Setup of v43:
==> flow/design.v (excerpt) <==
module RegisterFile32Bits(DataIn,DataA,DataB,RdAddress1,RdAddress2,WrtAddress,clk,Reset,Wenable);
clock: 9.78 ns
lec_check: 0
abc_area: 1
cap_margin: 25
core_margin: 2
core_utilization: 50
cts_cluster_diameter: 120
cts_cluster_size: 39
gpl_routability_driven: 0
gpl_timing_driven: 0
hold_slack_margin: 0.01
max_routing_layer: met5
min_routing_layer: met2
place_density_lb_addon: 0.17
slew_margin: 20
tns_end_percent: 95
run.sh (not shown) runs the stock make flow with config.mk's settings and CLKGATE_MAP_FILE=.
For v43, the flow was terminated by a tool error in global routing (5_1_grt) and produced no final design.
## Diff of input files: v19 against v43
- ABC_AREA: 1 -> unset
- GPL_ROUTABILITY_DRIVEN: 0 -> unset
- TNS_END_PERCENT: 95 -> unset
- CTS_CLUSTER_SIZE: 39 -> unset
- CTS_CLUSTER_DIAMETER: 120 -> unset
- CAP_MARGIN: 25 -> 20
- MIN_ROUTING_LAYER: met2 -> unset
- HOLD_SLACK_MARGIN: 0.01 -> unset
- PLACE_DENSITY_LB_ADDON: 0.17 -> unset
- MAX_ROUTING_LAYER: met5 -> met4
- GPL_TIMING_DRIVEN: 0 -> unset
- CORE_UTILIZATION: 50 -> 66
- the clock period (ns, I/O delays scaled along): 9.78 -> 3.78
[summary]
From the logs: v19 reached the end of the flow and failed the layout checks with negative setup slack.
Summary: with v43 as the reference, total number of placement rows in v19 moved down by more than 10%.
Changes observed in v19 relative to v43: die size shows a reduction of about 27%, synthesized area decreased by about 4% relative to the old numbers.
## Diff of input files: v34 against v19
- SETUP_SLACK_MARGIN newly set to 0.52
- CAP_MARGIN changed from 20 to 35
- CORE_UTILIZATION changed from 66 to 70
Findings:
v34 against v19: post-cts resize count went up 75%, count of pins on the block boundary comparable, core outline area lost 5400 um^2, number of placement rows lower. Changes observed in v34 relative to v19: floorplan die height fell 2.9%, starting density of the core +4.7 points, area after detailed placement now smaller, sum of net half-perimeters after detailed placement -1.1%. Of v34 and v19, the run reporting the lower die size was v34. global routing (5_1_grt): v34 exited with error.
What v46 does differently from v34 at the input level:
- CORE_UTILIZATION now 50, was 70
- CAP_MARGIN now 20, was 35
- SETUP_SLACK_MARGIN no longer set, was 0.52
- MAX_ROUTING_LAYER no longer set, was met4
- the clock period (ns, I/O delays scaled along) now 7.0, was 3.78
--- outcome ---
- Taking v34 as the reference, in v46 count of standard-cell rows increased by 19 relative to the old numbers; die width +about 18%; total core area increased 41%; full die area moved up.
- v46 finished every stage and its layout cleared the timing, design-rule and antenna checks.
- Re instance count of the mapped netlist: no difference whatsoever between v46 and v34.
- On number of setup buffers added after CTS, the lower figure sits with v46, not v34.
- Count of instances resized after the clock tree is built delta for v46 relative to v34: 540 lower

build 1:
Starting RTL as in the previous note.
export LEC_CHECK = 0
export ABC_AREA = 0
export CAP_MARGIN = 15
export CELL_PAD_IN_SITES_GLOBAL_PLACEMENT = 0
export CORE_ASPECT_RATIO = 0.77
export CORE_MARGIN = 2
export CORE_UTILIZATION = 71
export CTS_CLUSTER_SIZE = 63
export MAX_ROUTING_LAYER = met5
export SETUP_SLACK_MARGIN = 1.02
export SLEW_MARGIN = 20
create_clock -name core_clock -period 3.86 [get_ports {clk}]
Build 1 | ERROR | 5_1_grt
Here is what was changed in the inputs of build 46 compared with build 1.
- CELL_PAD_IN_SITES_GLOBAL_PLACEMENT no longer set, was 0
- CTS_CLUSTER_DIAMETER now 354, previously not set
- ABC_AREA no longer set, was 0
- CORE_UTILIZATION now 72, was 71
- CORE_ASPECT_RATIO no longer set, was 0.77
- CAP_MARGIN now 20, was 15
- CTS_CLUSTER_SIZE now 22, was 63
- MAX_ROUTING_LAYER now met4, was met5
- SETUP_SLACK_MARGIN now -0.29, was 1.02
- HOLD_SLACK_MARGIN now 0.29, previously not set
- the clock period (ns, I/O delays scaled along) now 3.81, was 3.86
[summary]
Ran to the end and failed final checks on negative setup slack: build 46.
Estimated wirelength of the detail-placed design on build 46 is up relative to build 1.
Clock tree buffer depth essentially unchanged between build 46 and build 1.
Compared with build 1, build 46 shows a total core area that is about 1% lower.
Setup slack at placement was higher in the run labelled build 46.
Re synthesized cell count: no difference whatsoever between build 46 and build 1.
Re sequential fraction of the synthesis area: no difference whatsoever between build 1 and build 46.
Build 46 ends up with a die area that is about 1.4% lower than in build 1.
What build 3 does differently from build 46 at the input level:
- putting MIN_ROUTING_LAYER at met2 where nothing was set
- putting PLACE_DENSITY_LB_ADDON at 0.17 where nothing was set
- clearing MAX_ROUTING_LAYER, which used to be met4
- swapping 20 for 0 in CAP_MARGIN
- swapping 354 for 120 in CTS_CLUSTER_DIAMETER
- clearing CTS_CLUSTER_SIZE, which used to be 22
- swapping 0.29 for 0.01 in HOLD_SLACK_MARGIN
- putting ABC_AREA at 1 where nothing was set
- swapping 72 for 50 in CORE_UTILIZATION
- putting GPL_TIMING_DRIVEN at 0 where nothing was set
- clearing SETUP_SLACK_MARGIN, which used to be -0.29
- swapping 3.81 for 7.0 in the clock period (ns, I/O delays scaled along)
## What came out
Build 3 ended up with a higher post-synth area from yosys stat than build 46 did. Summary of the comparison: post-placement setup slack is higher in build 3, relative to build 46. Of build 3 and build 46, it is build 3 that has the lower register area share after synthesis. When build 3 is set beside build 46, its post-cts resize count turns out to be 129 smaller. The flow ended early for build 3: it failed with a tool error in 5_1_grt. Looking at weighted congestion at the end of routability-driven global placement, build 3 sits 29% above build 46. Between build 46 and build 3, number of H-tree levels increased.
The following lists how build 85 was set up differently from build 3:
- CTS_CLUSTER_DIAMETER removed (was 120)
- MIN_ROUTING_LAYER removed (was met2)
- PLACE_DENSITY_LB_ADDON removed (was 0.17)
- GPL_TIMING_DRIVEN removed (was 0)
- ABC_AREA removed (was 1)
- CTS_CLUSTER_SIZE newly set to 32
- HOLD_SLACK_MARGIN removed (was 0.01)
- SETUP_SLACK_MARGIN newly set to 1.1
- CORE_UTILIZATION changed from 50 to 69
- CAP_MARGIN changed from 0 to 20
- the clock period (ns, I/O delays scaled along) changed from 7.0 to 3.78
### Flow results
Build 85 did not finish; the tool stopped in 5_1_grt with error ODB-0269.
Build 85 against build 3: synthesized cell count shows a reduction of 35%, placeable core area moved down, tally of unique sky130hd cells used after synthesis saw an increase, area of the synthesized netlist per yosys stat now sits lower.
#### Input delta (build 95 over build 85)
- a change of CORE_UTILIZATION from 69 to 71
- an added HOLD_SLACK_MARGIN of 0.29
- a change of CTS_CLUSTER_SIZE from 32 to 22
- a change of SETUP_SLACK_MARGIN from 1.1 to -0.29
- an added CTS_CLUSTER_DIAMETER of 354
- a change of the clock period (ns, I/O delays scaled along) from 3.78 to 3.81
[summary]
- To summarise build 95: no stage aborted, but the layout did not pass its checks, failing on negative setup slack.
- Proportion of register bits with asynchronous set or reset after synthesis: build 95 vs build 85 identical
- Row count for build 95: about 1% down relative to build 85
- Looking only at total setup buffers inserted after CTS, and setting everything else aside, the higher value of build 95 and build 85 goes to build 85.
- Diff build 85..build 95 | count of port buffers added during placement | unchanged
For build 94, these inputs were changed with respect to build 95:
- an added CELL_PAD_IN_SITES_DETAIL_PLACEMENT of 2
- a change of CORE_UTILIZATION from 71 to 40
- an added MIN_ROUTING_LAYER of met1
- a change of SETUP_SLACK_MARGIN from -0.29 to 0.84
- an added CORE_ASPECT_RATIO of 1.03
- a change of CAP_MARGIN from 20 to 25
- a deleted HOLD_SLACK_MARGIN that had been 0.29
- a deleted CTS_CLUSTER_DIAMETER that had been 354
- a change of CTS_CLUSTER_SIZE from 22 to 31
- an added GPL_ROUTABILITY_DRIVEN of 0
- a change of the clock period (ns, I/O delays scaled along) from 3.81 to 4.42
Build 94 did not finish: a tool error stopped it during 5_1_grt. Total core area: build 94 > build 95. Chip area on build 94 is up relative to build 95. From build 94 to build 95, number of nets at floorplan did not move at all. Diff build 95 -> build 94: synthesized area divided by synthesized cell count roughly the same, horizontal die size higher, core utilization at floorplan lower. Re count of flip-flops with a built-in enable after synthesis: no difference whatsoever between build 94 and build 95.

The RTL this note starts from:
==> flow/design.v <==
module Fiveto32Decoder(Select, Wenable, Load_Out);
input [4:0] Select;
input Wenable;
output reg [31:0] Load_Out;
always@(*)
if (Wenable == 1)
case(Select)
5'h0 : Load_Out = 32'h00000001;
5'h1 : Load_Out = 32'h00000002;
5'h2 : Load_Out = 32'h00000004;
5'h3 : Load_Out = 32'h00000008;
5'h4 : Load_Out = 32'h00000010;
5'h5 : Load_Out = 32'h00000020;
5'h6 : Load_Out = 32'h00000040;
5'h7 : Load_Out = 32'h00000080;
5'h8 : Load_Out = 32'h00000100;
5'h9 : Load_Out = 32'h00000200;
5'hA : Load_Out = 32'h00000400;
5'hB : Load_Out = 32'h00000800;
5'hC : Load_Out = 32'h000001000;
5'hD : Load_Out = 32'h000002000;
5'hE : Load_Out = 32'h000004000;
5'hF : Load_Out = 32'h000008000;
5'h10 : Load_Out = 32'h00010000;
5'h11 : Load_Out = 32'h00020000;
5'h12 : Load_Out = 32'h00040000;
5'h13 : Load_Out = 32'h00080000;
5'h14 : Load_Out = 32'h00100000;
5'h15 : Load_Out = 32'h00200000;
5'h16 : Load_Out = 32'h00400000;
5'h17 : Load_Out = 32'h00800000;
5'h18 : Load_Out = 32'h01000000;
5'h19 : Load_Out = 32'h02000000;
5'h1A : Load_Out = 32'h04000000;
5'h1B : Load_Out = 32'h08000000;
5'h1C : Load_Out = 32'h10000000;
5'h1D : Load_Out = 32'h20000000;
5'h1E : Load_Out = 32'h40000000;
5'h1F : Load_Out = 32'h80000000;
default: Load_Out = 32'h00000000;
endcase
else
Load_Out <= 0;
endmodule
module Register32bit (Din, Dout, Load, Reset, clk);
input [31:0] Din;
output reg [31:0] Dout;
input Load, Reset, clk;
always@(posedge clk or posedge Reset) begin
if (Reset == 1)
Dout = 0;
else if (Load == 1)
Dout <= Din;
else
Dout <= Dout;
end
endmodule
module Mux32to1 (Reg0,Reg1,Reg2,Reg3,Reg4,Reg5,Reg6,Reg7,Reg8,Reg9,Reg10,Reg11,Reg12,Reg13,Reg14,Reg15,Reg16,Reg17,Reg18,Reg19,Reg20,Reg21,Reg22,Reg23,Reg24,Reg25,Reg26,Reg27,Reg28,Reg29,Reg30,Reg31, Select, Regout);
input [31:0]Reg0, Reg1,Reg2,Reg3,Reg4,Reg5,Reg6,Reg7,Reg8,Reg9,Reg10,Reg11,Reg12,Reg13,Reg14,Reg15,Reg16;
input [31:0]Reg17,Reg18,Reg19,Reg20,Reg21,Reg22,Reg23,Reg24,Reg25,Reg26,Reg27,Reg28,Reg29,Reg30,Reg31;
input [4:0]Select;
output reg [31:0] Regout;
always@(*)
case(Select)
5'h0: Regout <= Reg0;
5'h1: Regout <= Reg1;
5'h2: Regout <= Reg2;
5'h3: Regout <= Reg3;
5'h4: Regout <= Reg4;
5'h5: Regout <= Reg5;
5'h6: Regout <= Reg6;
5'h7: Regout <= Reg7;
5'h8: Regout <= Reg8;
5'h9: Regout <= Reg9;
5'hA: Regout <= Reg10;
5'hB: Regout <= Reg11;
5'hC: Regout <= Reg12;
5'hD: Regout <= Reg13;
5'hE: Regout <= Reg14;
5'hF: Regout <= Reg15;
5'h10: Regout <= Reg16;
5'h11: Regout <= Reg17;
5'h12: Regout <= Reg18;
5'h13: Regout <= Reg19;
5'h14: Regout <= Reg20;
5'h15: Regout <= Reg21;
5'h16: Regout <= Reg22;
5'h17: Regout <= Reg23;
5'h18: Regout <= Reg24;
5'h19: Regout <= Reg25;
5'h1A: Regout <= Reg26;
5'h1B: Regout <= Reg27;
5'h1C: Regout <= Reg28;
5'h1D: Regout <= Reg29;
5'h1E: Regout <= Reg30;
5'h1F: Regout <= Reg31;
default Regout <= 32'b0;
endcase
endmodule
module RegisterFile32Bits(DataIn,DataA,DataB,RdAddress1,RdAddress2,WrtAddress,clk,Reset,Wenable);
input[31:0]DataIn;
input clk,Reset,Wenable;
input [4:0]RdAddress1,RdAddress2,WrtAddress;
output [31:0]DataA,DataB;
wire [31:0] Load;
wire [31:0] Dout0;
wire [31:0] Dout1;
wire [31:0] Dout2;
wire [31:0] Dout3;
wire [31:0] Dout4;
wire [31:0] Dout5;
wire [31:0] Dout6;
wire [31:0] Dout7;
wire [31:0] Dout8;
wire [31:0] Dout9;
wire [31:0] Dout10;
wire [31:0] Dout11;
wire [31:0] Dout12;
wire [31:0] Dout13;
wire [31:0] Dout14;
wire [31:0] Dout15;
wire [31:0] Dout16;
wire [31:0] Dout17;
wire [31:0] Dout18;
wire [31:0] Dout19;
wire [31:0] Dout20;
wire [31:0] Dout21;
wire [31:0] Dout22;
wire [31:0] Dout23;
wire [31:0] Dout24;
wire [31:0] Dout25;
wire [31:0] Dout26;
wire [31:0] Dout27;
wire [31:0] Dout28;
wire [31:0] Dout29;
wire [31:0] Dout30;
wire [31:0] Dout31;
Fiveto32Decoder u00 (WrtAddress,Wenable,Load);
Register32bit uu0 (DataIn, Dout0, Load[0], Reset, clk);
Register32bit uu1 (DataIn, Dout1, Load[1], Reset, clk);
Register32bit uu2 (DataIn, Dout2, Load[2], Reset, clk);
Register32bit uu3 (DataIn, Dout3, Load[3], Reset, clk);
Register32bit uu4 (DataIn, Dout4, Load[4], Reset, clk);
Register32bit uu5 (DataIn, Dout5, Load[5], Reset, clk);
Register32bit uu6 (DataIn, Dout6, Load[6], Reset, clk);
Register32bit uu7 (DataIn, Dout7, Load[7], Reset, clk);
Register32bit uu8 (DataIn, Dout8, Load[8], Reset, clk);
Register32bit uu9 (DataIn, Dout9, Load[9], Reset, clk);
Register32bit uu10 (DataIn, Dout10, Load[10], Reset, clk);
Register32bit uu11 (DataIn, Dout11, Load[11], Reset, clk);
Register32bit uu12 (DataIn, Dout12, Load[12], Reset, clk);
Register32bit uu13 (DataIn, Dout13, Load[13], Reset, clk);
Register32bit uu14 (DataIn, Dout14, Load[14], Reset, clk);
Register32bit uu15 (DataIn, Dout15, Load[15], Reset, clk);
Register32bit uu16 (DataIn, Dout16, Load[16], Reset, clk);
Register32bit uu17 (DataIn, Dout17, Load[17], Reset, clk);
Register32bit uu18 (DataIn, Dout18, Load[18], Reset, clk);
Register32bit uu19 (DataIn, Dout19, Load[19], Reset, clk);
Register32bit uu20 (DataIn, Dout20, Load[20], Reset, clk);
Register32bit uu21 (DataIn, Dout21, Load[21], Reset, clk);
Register32bit uu22 (DataIn, Dout22, Load[22], Reset, clk);
Register32bit uu23 (DataIn, Dout23, Load[23], Reset, clk);
Register32bit uu24 (DataIn, Dout24, Load[24], Reset, clk);
Register32bit uu25 (DataIn, Dout25, Load[25], Reset, clk);
Register32bit uu26 (DataIn, Dout26, Load[26], Reset, clk);
Register32bit uu27 (DataIn, Dout27, Load[27], Reset, clk);
Register32bit uu28 (DataIn, Dout28, Load[28], Reset, clk);
Register32bit uu29 (DataIn, Dout29, Load[29], Reset, clk);
Register32bit uu30 (DataIn, Dout30, Load[30], Reset, clk);
Register32bit uu31 (DataIn, Dout31, Load[31], Reset, clk);
Mux32to1 um1(Dout0,Dout1,Dout2,Dout3,Dout4,Dout5,Dout6,Dout7,Dout8,Dout9,Dout10,Dout11,Dout12,Dout13,Dout14,Dout15,Dout16,Dout17,Dout18,Dout19,Dout20,Dout21,Dout22,Dout23,Dout24,Dout25,Dout26,Dout27,Dout28,Dout29,Dout30,Dout31,RdAddress1, DataA);
Mux32to1 um2(Dout0,Dout1,Dout2,Dout3,Dout4,Dout5,Dout6,Dout7,Dout8,Dout9,Dout10,Dout11,Dout12,Dout13,Dout14,Dout15,Dout16,Dout17,Dout18,Dout19,Dout20,Dout21,Dout22,Dout23,Dout24,Dout25,Dout26,Dout27,Dout28,Dout29,Dout30,Dout31,RdAddress2, DataB);
endmodule 
Settings: LEC_CHECK=0, CAP_MARGIN=20, CORE_MARGIN=2, CORE_UTILIZATION=70, CTS_CLUSTER_DIAMETER=363, CTS_CLUSTER_SIZE=20, HOLD_SLACK_MARGIN=-0.1, MAX_ROUTING_LAYER=met4, PLACE_DENSITY=0.69, SLEW_MARGIN=20, TNS_END_PERCENT=5; clock period 3.78 ns.
The first run produced a layout that fails on setup timing.
Edit:
CORE_UTILIZATION = 61   (was 70)
CTS_CLUSTER_DIAMETER = default   (was 363)
CTS_CLUSTER_SIZE = 37   (was 20)
HOLD_SLACK_MARGIN = default   (was -0.1)
MAX_ROUTING_LAYER = default   (was met4)
PLACE_DENSITY = default   (was 0.69)
SETUP_SLACK_MARGIN = 1.07   (was default)
TNS_END_PERCENT = default   (was 5)
Outcome: The changed run finished with setup timing left; sequential share of layout area went down by 4.5 points; via count came out higher by 4.6%; utilization went down by 2.1 points; register-to-register slack barely changes.
Edit:
ABC_AREA = 0   (was default)
CAP_MARGIN = 15   (was 20)
CELL_PAD_IN_SITES_GLOBAL_PLACEMENT = 1   (was default)
CORE_ASPECT_RATIO = 0.77   (was default)
CORE_UTILIZATION = 64   (was 61)
CTS_CLUSTER_SIZE = 63   (was 37)
MAX_ROUTING_LAYER = met5   (was default)
SETUP_SLACK_MARGIN = -0.25   (was 1.07)
clock period = 3.86 ns   (was 3.78 ns; I/O delays follow)
The changed run finished but fails on setup timing.
Cell count goes down by 4.4%.
Sequential share of layout area goes up by 3.0 points.
Global-route usage goes down by 1.6 points.
Wire length goes down by 9.8%.
Edit:
ABC_AREA = default   (was 0)
CAP_MARGIN = 30   (was 15)
CELL_PAD_IN_SITES_GLOBAL_PLACEMENT = default   (was 1)
CORE_ASPECT_RATIO = default   (was 0.77)
CORE_UTILIZATION = 70   (was 64)
CTS_CLUSTER_SIZE = 25   (was 63)
HOLD_SLACK_MARGIN = 0.29   (was default)
MAX_ROUTING_LAYER = met4   (was met5)
SETUP_SLACK_MARGIN = 0.51   (was -0.25)
clock period = 3.78 ns   (was 3.86 ns; I/O delays follow)
What happened: This time the run stopped in 5_1_grt; area after synthesis stays the same; die size decreases by about 8%; synthesized cell count is unchanged.
